## APB_TOP
module APB_TOP(
    input PCLK, PRESETn,
    input ST, WEN,
    input [8:0] APB_WADRS, APB_RADRS,
    input [7:0] APB_WDATA,
    output [7:0] APB_RDATA_OUT,
    output PSLVERR
);
    wire PSEL, PENABLE, PWRITE, PREADY;
    wire [8:0] PADDR;
    wire [7:0] PWDATA, PRDATA;
    APB_MASTER MASTER_INST (
        .PCLK(PCLK),
        .PRESETn(PRESETn),
        .PREADY(PREADY),
        .ST(ST),
        .WEN(WEN),
        .APB_WADRS(APB_WADRS),
        .APB_RADRS(APB_RADRS),
        .APB_WDATA(APB_WDATA),
        .PRDATA(PRDATA),
        .PSEL(PSEL),
        .PLSVERR(PSLVERR),
        .PENABLE(PENABLE),
        .PWRITE(PWRITE),
        .PADDR(PADDR),
        .PWDATA(PWDATA),
        .APB_RDATA_OUT(APB_RDATA_OUT)
    );
    APB_SLAVE SLAVE_INST (
        .PCLK(PCLK),
        .PRESETn(PRESETn),
        .PSEL(PSEL),
        .PENABLE(PENABLE),
        .PWRITE(PWRITE),
        .PADDR(PADDR[7:0]),  
        .PWDATA(PWDATA),
        .PRDATA(PRDATA),
        .PREADY(PREADY)
    );
endmodule
Size in the first run: roughly 1900 cells after synthesis, ~550 flip-flops, ~39 I/O pins.
clock: 2.7 ns
lec_check: 0
abc_area: 1
cap_margin: 0
cell_pad_in_sites_global_placement: 3
core_aspect_ratio: 0.66
core_margin: 5
core_utilization: 40
cts_cluster_size: 71
gpl_timing_driven: 0
hold_slack_margin: 0.03
max_routing_layer: met4
min_routing_layer: met2
place_density_lb_addon: 0.24
slew_margin: 40
tns_end_percent: 80
run.sh (not shown) runs the stock make flow with config.mk's settings and CLKGATE_MAP_FILE=.
The baseline aborted during global routing (5_1_grt).
Then changed:
==> flow/config.mk (replaced) <==
export PLATFORM = sky130hd
export DESIGN_NAME = APB_TOP
export DESIGN_NICKNAME = APB_TOP
export VERILOG_FILES = /design/flow/design.v
export SDC_FILE = /design/flow/constraint.sdc
export NUM_CORES = 4
export LEC_CHECK = 0
export CAP_MARGIN = 20
export CORE_MARGIN = 2
export CORE_UTILIZATION = 40
export SETUP_SLACK_MARGIN = 1.0
export SLEW_MARGIN = 20
==> flow/constraint.sdc (replaced) <==
create_clock -name core_clock -period 2.47 [get_ports {PCLK}]
set_input_delay 0.4940 -clock core_clock [delete_from_list [all_inputs] [get_ports {PCLK}]]
set_output_delay 0.4940 -clock core_clock [all_outputs]
set_load 0.01 [all_outputs]
Now the flow completed, yet does not pass: setup timing.
Die area went down by 9.6%.
Synthesized cell count went down by 44%.
Synthesized area went down by 5.0%.
Then changed:
--- a/flow/config.mk
+++ b/flow/config.mk
@@ -8,0 +9 @@
+export CORE_ASPECT_RATIO = 1.57
@@ -10,2 +11,5 @@
-export CORE_UTILIZATION = 40
-export SETUP_SLACK_MARGIN = 1.0
+export CORE_UTILIZATION = 72
+export CTS_CLUSTER_SIZE = 32
+export GPL_ROUTABILITY_DRIVEN = 0
+export PLACE_DENSITY_LB_ADDON = 0.0
+export SETUP_SLACK_MARGIN = 0.35
==> flow/constraint.sdc (replaced) <==
create_clock -name core_clock -period 1.2 [get_ports {PCLK}]
set_input_delay 0.2400 -clock core_clock [delete_from_list [all_inputs] [get_ports {PCLK}]]
set_output_delay 0.2400 -clock core_clock [all_outputs]
set_load 0.01 [all_outputs]
- The changed run finished with setup timing left
- non-clock buffer count rose by 71
- area after synthesis is unchanged
- routed wire length rose by 41%
- sequential share of layout area fell by 0.87 points
- via count rose by 25%
- setup slack gets worse by 1.5 ns
- hold slack gets worse by 0.052 ns
- combinational power rose to 2.5 times its value
- fmax fell by 7.6%
- core utilization rose by 42 points

---

build 89:
Starting RTL as in the previous note.
Settings: LEC_CHECK=0, ABC_AREA=1, CAP_MARGIN=0, CELL_PAD_IN_SITES_GLOBAL_PLACEMENT=3, CORE_ASPECT_RATIO=0.66, CORE_MARGIN=3, CORE_UTILIZATION=40, GPL_TIMING_DRIVEN=0, MAX_ROUTING_LAYER=met4, MIN_ROUTING_LAYER=met2, PLACE_DENSITY_LB_ADDON=0.24, SLEW_MARGIN=40, TNS_END_PERCENT=55; clock period 2.7 ns.
Build 89: flow complete, layout not clean; failing: setup timing
## Diff of input files: build 22 against build 89
- CORE_ASPECT_RATIO no longer set, was 0.66
- SLEW_MARGIN now 20, was 40
- GPL_TIMING_DRIVEN no longer set, was 0
- HOLD_SLACK_MARGIN now -0.09, previously not set
- MAX_ROUTING_LAYER no longer set, was met4
- MIN_ROUTING_LAYER no longer set, was met2
- SETUP_SLACK_MARGIN now 0.55, previously not set
- CORE_MARGIN now 2, was 3
- CAP_MARGIN now 20, was 0
- ABC_AREA no longer set, was 1
- PLACE_DENSITY_LB_ADDON no longer set, was 0.24
- CELL_PAD_IN_SITES_GLOBAL_PLACEMENT no longer set, was 3
- CTS_CLUSTER_SIZE now 27, previously not set
- TNS_END_PERCENT no longer set, was 55
- CTS_CLUSTER_DIAMETER now 43, previously not set
- CORE_UTILIZATION now 72, was 40
==> comparison <==
Build 22 completed; timing, DRC and antenna clean
On build 22: synthesized instance count is 44% lower than what build 89 gave.
Cell count (lower): build 22
Run comparison: build 89 most heavily used metal layer in global routing met3; build 22 most heavily used metal layer in global routing met2
Synthesized cell area for build 22: 5.0% down relative to build 89
Summary of build 22 over build 89: final core utilization has increased, total iterations of the first detailed-routing run has decreased, multi-input gate count decreased by 774 relative to the old numbers, overall routing resource usage fell 11 points, fmax climbed 17%.
For build 22, the worst hold path class was flip-flop to flip-flop, unlike build 89, where it was input port to flip-flop.
Input changes introduced in build 14 (baseline for comparison: build 22):
- removing CTS_CLUSTER_SIZE (formerly 27)
- removing CTS_CLUSTER_DIAMETER (formerly 43)
- changing CORE_UTILIZATION from 72 to 70
- setting ABC_AREA to 1 for the first time
- removing SETUP_SLACK_MARGIN (formerly 0.55)
- removing HOLD_SLACK_MARGIN (formerly -0.09)
- changing the clock period (ns, I/O delays scaled along) from 2.7 to 1.95
### Flow results
Build 14 has area fraction in mux cells below what build 22 had. Higher clock network fraction of total power was reported by build 14, not build 22. Fraction of the mapped netlist area in adder cells of build 14 is on par with build 22. Max cell-internal power across build 22 and build 14: build 14. Synthesized area ends up higher on build 14. Build 14 had finished all stages when the layout checks came back failing, citing setup timing. Fraction of area in multi-input gates delta for build 14 relative to build 22: 2.9 points higher.
Setup changes, build 14 to build 86
- CAP_MARGIN changed from 20 to 5
- HOLD_SLACK_MARGIN newly set to -0.1
- CTS_CLUSTER_SIZE newly set to 23
- CORE_UTILIZATION changed from 70 to 72
- SETUP_SLACK_MARGIN newly set to 0.62
- the clock period (ns, I/O delays scaled along) changed from 1.95 to 2.26
Notes after the runs:
- Build 86: all stages complete, timing, DRC and antenna checks passed
- Summary of build 86 over build 14: sequential power fell by about 10%; length of routed met2 wiring rose by 2.2 mm; filler-free cell count of the finished design fell by 1.6%.
- The worst hold slack reported for build 86 is greater than that of build 14 by 68 ps.
- Switching fraction of total power: lower on build 14
- From build 14 to build 86, synthesized cell count did not move at all.
The following lists how build 30 was set up differently from build 86:
- clearing HOLD_SLACK_MARGIN, which used to be -0.1
- clearing CTS_CLUSTER_SIZE, which used to be 23
- swapping 5 for 20 in CAP_MARGIN
- putting CTS_CLUSTER_DIAMETER at 399 where nothing was set
- swapping 0.62 for 0.58 in SETUP_SLACK_MARGIN
- swapping 2.26 for 1.95 in the clock period (ns, I/O delays scaled along)
Results
As far as post-synthesis average cell area goes, build 30 and build 86 are indistinguishable; the numbers are identical.
Total placed cells including tap cells of build 86 is on par with build 30.
Of build 30 and build 86, the run reporting the lower worst slack at placement was build 30.
Build 30 did not finish; the tool stopped in clock tree synthesis with error DPL-0033.

---

Starting RTL as in the previous note.
clock: 1.95 ns
lec_check: 0
abc_area: 1
cap_margin: 20
core_margin: 2
core_utilization: 72
setup_slack_margin: 0.39
slew_margin: 20
The baseline ran to the end with violations: negative setup slack.
Rerun with:
- ABC_AREA: 1 -> not set
- CTS_CLUSTER_SIZE: not set -> 32
- GPL_ROUTABILITY_DRIVEN: not set -> 0
- PLACE_DENSITY_LB_ADDON: not set -> 0.0
- SETUP_SLACK_MARGIN: 0.39 -> -0.1
- clock period: 1.95 -> 1.48 ns (I/O delays scaled with it)
Effect: The changed run did not get past global routing. Synthesized cell count fell by 44%. Die size fell by 4.9%. Area after synthesis fell by 5.0%.
Rerun with:
- CAP_MARGIN: 20 -> 5
- CELL_PAD_IN_SITES_DETAIL_PLACEMENT: not set -> 2
- CORE_UTILIZATION: 72 -> 46
- CTS_CLUSTER_SIZE: 32 -> not set
- MIN_ROUTING_LAYER: not set -> met2
- PLACE_DENSITY_LB_ADDON: 0.0 -> not set
- SETUP_SLACK_MARGIN: -0.1 -> 1.0
- TNS_END_PERCENT: not set -> 5
- clock period: 1.48 -> 2.7 ns (I/O delays scaled with it)
Now the flow ran to the end with violations: negative setup slack.
Die size went up by 55%.
Synthesized area stays the same.
Synthesized cell count does not change.
Rerun with:
- ABC_AREA: not set -> 1
- CELL_PAD_IN_SITES_DETAIL_PLACEMENT: 2 -> not set
- CORE_UTILIZATION: 46 -> 72
- CTS_CLUSTER_SIZE: not set -> 23
- GPL_ROUTABILITY_DRIVEN: 0 -> not set
- MIN_ROUTING_LAYER: met2 -> not set
- SETUP_SLACK_MARGIN: 1.0 -> 0.62
- SLEW_MARGIN: 20 -> 40
- TNS_END_PERCENT: 5 -> not set
- clock period: 2.7 -> 2.26 ns (I/O delays scaled with it)
What happened: Now the flow finished with timing, DRC and antenna clean; combinational power is higher by well over a third; total power climbs by roughly a tenth; worst setup slack improves by 460 ps; cell area went up by a few percent; routed wire length drops by about a fifth; critical path depth came out higher by 5; sequential share of layout area drops by 1.5 points; via count falls slightly; count of clock-buffer cells in the layout is lower by 18; sequential power went up by about a fifth; synthesized area climbs by a few percent.
Rerun with:
- ABC_AREA: 1 -> not set
- CAP_MARGIN: 5 -> 10
- CORE_UTILIZATION: 72 -> 70
- CTS_CLUSTER_SIZE: 23 -> 27
- HOLD_SLACK_MARGIN: not set -> -0.1
- SETUP_SLACK_MARGIN: 0.62 -> 0.55
- SLEW_MARGIN: 40 -> 20
- clock period: 2.26 -> 2.12 ns (I/O delays scaled with it)
What happened: With this change the flow did not get past global routing. Die size came out lower by 2.2%. Area after synthesis falls by 5.0%. Synthesized cell count drops by 44%.
Power and IR drop assume default switching activity.
